==> xenon: inputs <==
==> flow/design.v <==
module alu (
    input               i_clk,
    input               i_rst_n,
    input               i_valid,
    input signed [11:0] i_data_a,
    input signed [11:0] i_data_b,
    input        [2:0]  i_inst,
    output              o_valid,
    output       [11:0] o_data,
    output              o_overflow
);
reg  [11:0] o_data_w, o_data_r;
reg         o_valid_w, o_valid_r;
reg         o_overflow_w, o_overflow_r;
reg  [19:0] data_old;
reg         overflow_old;
wire [12:0] data_add, data_sub, data_mean;
wire [23:0] data_mul;
wire [19:0] data_mul_round;
wire [20:0] data_mac;
wire [11:0] data_a_abs, data_b_abs;
assign o_valid = o_valid_r;
assign o_data = o_data_r;
assign o_overflow = o_overflow_r;
assign data_add = {i_data_a[11], i_data_a} + {i_data_b[11], i_data_b};
assign data_sub = {i_data_a[11], i_data_a} - {i_data_b[11], i_data_b};
assign data_mul = {{12{i_data_a[11]}}, i_data_a} * {{12{i_data_b[11]}}, i_data_b};
assign data_mul_round = {data_mul[23], data_mul[23:5]} + {19'd0, data_mul[4]};
assign data_mac = {data_mul_round[19], data_mul_round} + {data_old[19], data_old};
assign data_mean = data_add >> 1;
assign data_a_abs = i_data_a[11]? ~(i_data_a)+12'd1: i_data_a;
assign data_b_abs = i_data_b[11]? ~(i_data_b)+12'd1: i_data_b;
always@(*) begin
  o_data_w = 12'd0;
  o_valid_w = i_valid;
  o_overflow_w = 1'b0;
  case(i_inst)
    3'b000: begin  
      o_overflow_w = ^data_add[12:11];
      o_data_w = data_add[11:0];
    end
    3'b001: begin  
      o_overflow_w = ^data_sub[12:11];
      o_data_w = data_sub[11:0];
    end
    3'b010: begin  
      o_data_w = data_mul_round[11:0];
      o_overflow_w = ~(data_mul_round[19:11] == 9'b1_1111_1111 | data_mul_round[19:11] == 9'b0_0000_0000);
    end
    3'b011: begin  
      o_data_w = data_mac[11:0]; 
      o_overflow_w = ~(data_mac[20:11] == 10'b11_1111_1111 | data_mac[20:11] == 10'b00_0000_0000) | overflow_old;
    end
    3'b100: begin  
      o_data_w = ~(i_data_a ^ i_data_b);
    end
    3'b101: begin  
      o_data_w = ~i_data_a[11]? i_data_a: 12'd0;
    end
    3'b110: begin  
      o_data_w = data_mean[11:0];
    end
    3'b111: begin  
      o_data_w = (data_a_abs >= data_b_abs)? data_a_abs: data_b_abs;
    end
  endcase
end
always@(posedge i_clk or negedge i_rst_n) begin
  if(~i_rst_n) begin
    o_data_r <= 12'd0;
    o_overflow_r <= 1'b0;
    o_valid_r <= 1'b0;
  end 
  else begin
    o_data_r <= o_data_w;
    o_overflow_r <= o_overflow_w;
    o_valid_r <= o_valid_w;
  end
end
always@(posedge i_clk or negedge i_rst_n) begin
  if(~i_rst_n) begin
    data_old <= 20'd0;
    overflow_old <= 1'b0;
  end
  else if(i_valid) begin
    if(i_inst == 3'b011)begin
      data_old <= {{8{o_data_w[11]}}, o_data_w};
      overflow_old <= o_overflow_w;
    end
    else begin
      data_old <= 20'd0;
      overflow_old <= 1'b0;
    end
  end
end
endmodule
==> flow/run.sh <==
#!/bin/bash
# the make line also repeats each setting of config.mk as NAME=value (left out here)
make -C /OpenROAD-flow-scripts/flow DESIGN_CONFIG=/design/flow/config.mk WORK_HOME=/design/flow/orfs CLKGATE_MAP_FILE= finish
==> flow/config.mk <==
export PLATFORM = sky130hd
export DESIGN_NAME = alu
export DESIGN_NICKNAME = alu
export VERILOG_FILES = /design/flow/design.v
export SDC_FILE = /design/flow/constraint.sdc
export NUM_CORES = 4
export LEC_CHECK = 0
export ABC_AREA = 1
export CAP_MARGIN = 20
export CORE_MARGIN = 2
export CORE_UTILIZATION = 62
export CTS_CLUSTER_SIZE = 99
export PLACE_DENSITY = 0.37
export SLEW_MARGIN = 20
export TNS_END_PERCENT = 20
==> flow/constraint.sdc <==
create_clock -name core_clock -period 5.44 [get_ports {i_clk}]
set_input_delay 1.0880 -clock core_clock [delete_from_list [all_inputs] [get_ports {i_clk}]]
set_output_delay 1.0880 -clock core_clock [all_outputs]
set_load 0.01 [all_outputs]
==> onyx: changes against xenon <==
- ABC_AREA: 1 -> not set
- CTS_CLUSTER_SIZE: 99 -> not set
==> flow/constraint.sdc (replaced) <==
create_clock -name core_clock -period 7.39 [get_ports {i_clk}]
set_input_delay 1.4780 -clock core_clock [delete_from_list [all_inputs] [get_ports {i_clk}]]
set_output_delay 1.4780 -clock core_clock [all_outputs]
set_load 0.01 [all_outputs]
==> lagoon: changes against xenon <==
- CORE_UTILIZATION: 62 -> 68
- CTS_CLUSTER_DIAMETER: not set -> 374
- CTS_CLUSTER_SIZE: 99 -> 98
- PLACE_DENSITY: 0.37 -> not set
- TNS_END_PERCENT: 20 -> 30
==> flow/constraint.sdc (replaced) <==
create_clock -name core_clock -period 9.06 [get_ports {i_clk}]
set_input_delay 1.8120 -clock core_clock [delete_from_list [all_inputs] [get_ports {i_clk}]]
set_output_delay 1.8120 -clock core_clock [all_outputs]
set_load 0.01 [all_outputs]
==> comparison <==
xenon stopped in 5_1_grt. lagoon finished but fails on setup timing. onyx finished but fails on setup timing. In lagoon the clock skew is higher than in onyx, by 0.0068 ns. Of lagoon and onyx, lagoon has the higher clock-buffer cell count (gap 1). Against lagoon, the non-clock buffer count of onyx is higher by 167. Hold slack: lagoon is worse than onyx (0.021 ns). In sequential cell count, onyx and lagoon do not differ. Between onyx and lagoon, the lower worst setup slack is in onyx (gap 0.99 ns). Sequential share of layout area: lagoon is higher than onyx (0.16 points). Final cell count: onyx is smaller than lagoon (12%). Between lagoon and onyx, the lower synthesized cell count is in onyx (gap 30%, measured against onyx).

========
==> 08-15 <==
// alu: RTL as listed in full above, without the edits since
Settings: LEC_CHECK=0, ABC_AREA=1, CAP_MARGIN=20, CELL_PAD_IN_SITES_DETAIL_PLACEMENT=1, CELL_PAD_IN_SITES_GLOBAL_PLACEMENT=1, CORE_ASPECT_RATIO=0.9, CORE_MARGIN=2, CORE_UTILIZATION=40, CTS_CLUSTER_DIAMETER=361, GPL_ROUTABILITY_DRIVEN=1, GPL_TIMING_DRIVEN=1, HOLD_SLACK_MARGIN=0.01, MAX_ROUTING_LAYER=met4, MIN_ROUTING_LAYER=met1, PLACE_DENSITY=0.54, SLEW_MARGIN=15, TNS_END_PERCENT=10; clock period 12.5 ns.
run.sh (not shown) runs the stock make flow with config.mk's settings and CLKGATE_MAP_FILE=.
==> 01-26 (differences from 08-15) <==
- CELL_PAD_IN_SITES_DETAIL_PLACEMENT: 1 -> unset
- CELL_PAD_IN_SITES_GLOBAL_PLACEMENT: 1 -> unset
- CTS_CLUSTER_DIAMETER: 361 -> 84
- GPL_ROUTABILITY_DRIVEN: 1 -> 0
- GPL_TIMING_DRIVEN: 1 -> 0
- SLEW_MARGIN: 15 -> 20
==> 05-08 (differences from 08-15) <==
- CAP_MARGIN: 20 -> 5
- CELL_PAD_IN_SITES_DETAIL_PLACEMENT: 1 -> unset
- CELL_PAD_IN_SITES_GLOBAL_PLACEMENT: 1 -> unset
- CORE_ASPECT_RATIO: 0.9 -> unset
- CORE_UTILIZATION: 40 -> 65
- CTS_CLUSTER_DIAMETER: 361 -> 50
- GPL_ROUTABILITY_DRIVEN: 1 -> unset
- GPL_TIMING_DRIVEN: 1 -> unset
- HOLD_SLACK_MARGIN: 0.01 -> unset
- MAX_ROUTING_LAYER: met4 -> unset
- MIN_ROUTING_LAYER: met1 -> unset
- PLACE_DENSITY: 0.54 -> unset
- SLEW_MARGIN: 15 -> 20
- TNS_END_PERCENT: 10 -> 5
==> flow/constraint.sdc (replaced) <==
create_clock -name core_clock -period 8.18 [get_ports {i_clk}]
set_input_delay 1.6360 -clock core_clock [delete_from_list [all_inputs] [get_ports {i_clk}]]
set_output_delay 1.6360 -clock core_clock [all_outputs]
set_load 0.01 [all_outputs]
==> run notes <==
The final-layout non-clock buffer area share was 4.14%. Tracing the worst setup path back leads to its startpoint at i_data_b[11]. Worst slack on hold paths: 499 ps.

The core region is 27900 um2. The last weighted congestion value of the routability-driven placer came out at 0.911.

For the worst reg-to-reg path, the endpoint reported by OpenROAD is o_data_r[11]. The flow ran to the end and the layout has no timing, DRC or antenna violations.

The script logs the mean routed wire length per placed instance as 19.1 um. For this run, the detailed router reports a per-instance via density of 5.28.
[end of results for 08-15]
==> run notes <==
The flow ran to the end and the layout has no timing, DRC or antenna violations. Dividing the detail-routed wire length by the instance count gives 16.8 um. In the routed layout, each cell is associated on average with a via count of 5.11. The end of the worst register-to-register path was o_data_r[11]. The most critical setup path has its startpoint at i_data_a[11].

The fraction of final cell area spent on non-clock buffers in this run is 4.76%. The placed instance count was 2107; the core area was 27900 um2.
[end of results for 01-26]
==> run notes <==
The worst setup margin was -437 ps; the wire length per cell was 24.1 um. OpenSTA lists the critical path startpoint as i_data_b[1]. In this run the count of I/O pins placed on the die edge is 44. Failing layout checks were recorded as setup timing. The last weighted congestion value of the routability-driven placer is 1.02, and the worst slack on hold paths is 494 ps. The region available for standard cell placement spans 17200 um2. The run gives 6 for the number of failing setup endpoints in the final timing report. The run finished, with violations left. Clock latency on the worst-skew pair, taken at its later pin, is 270 ps.
[end of results for 05-08]
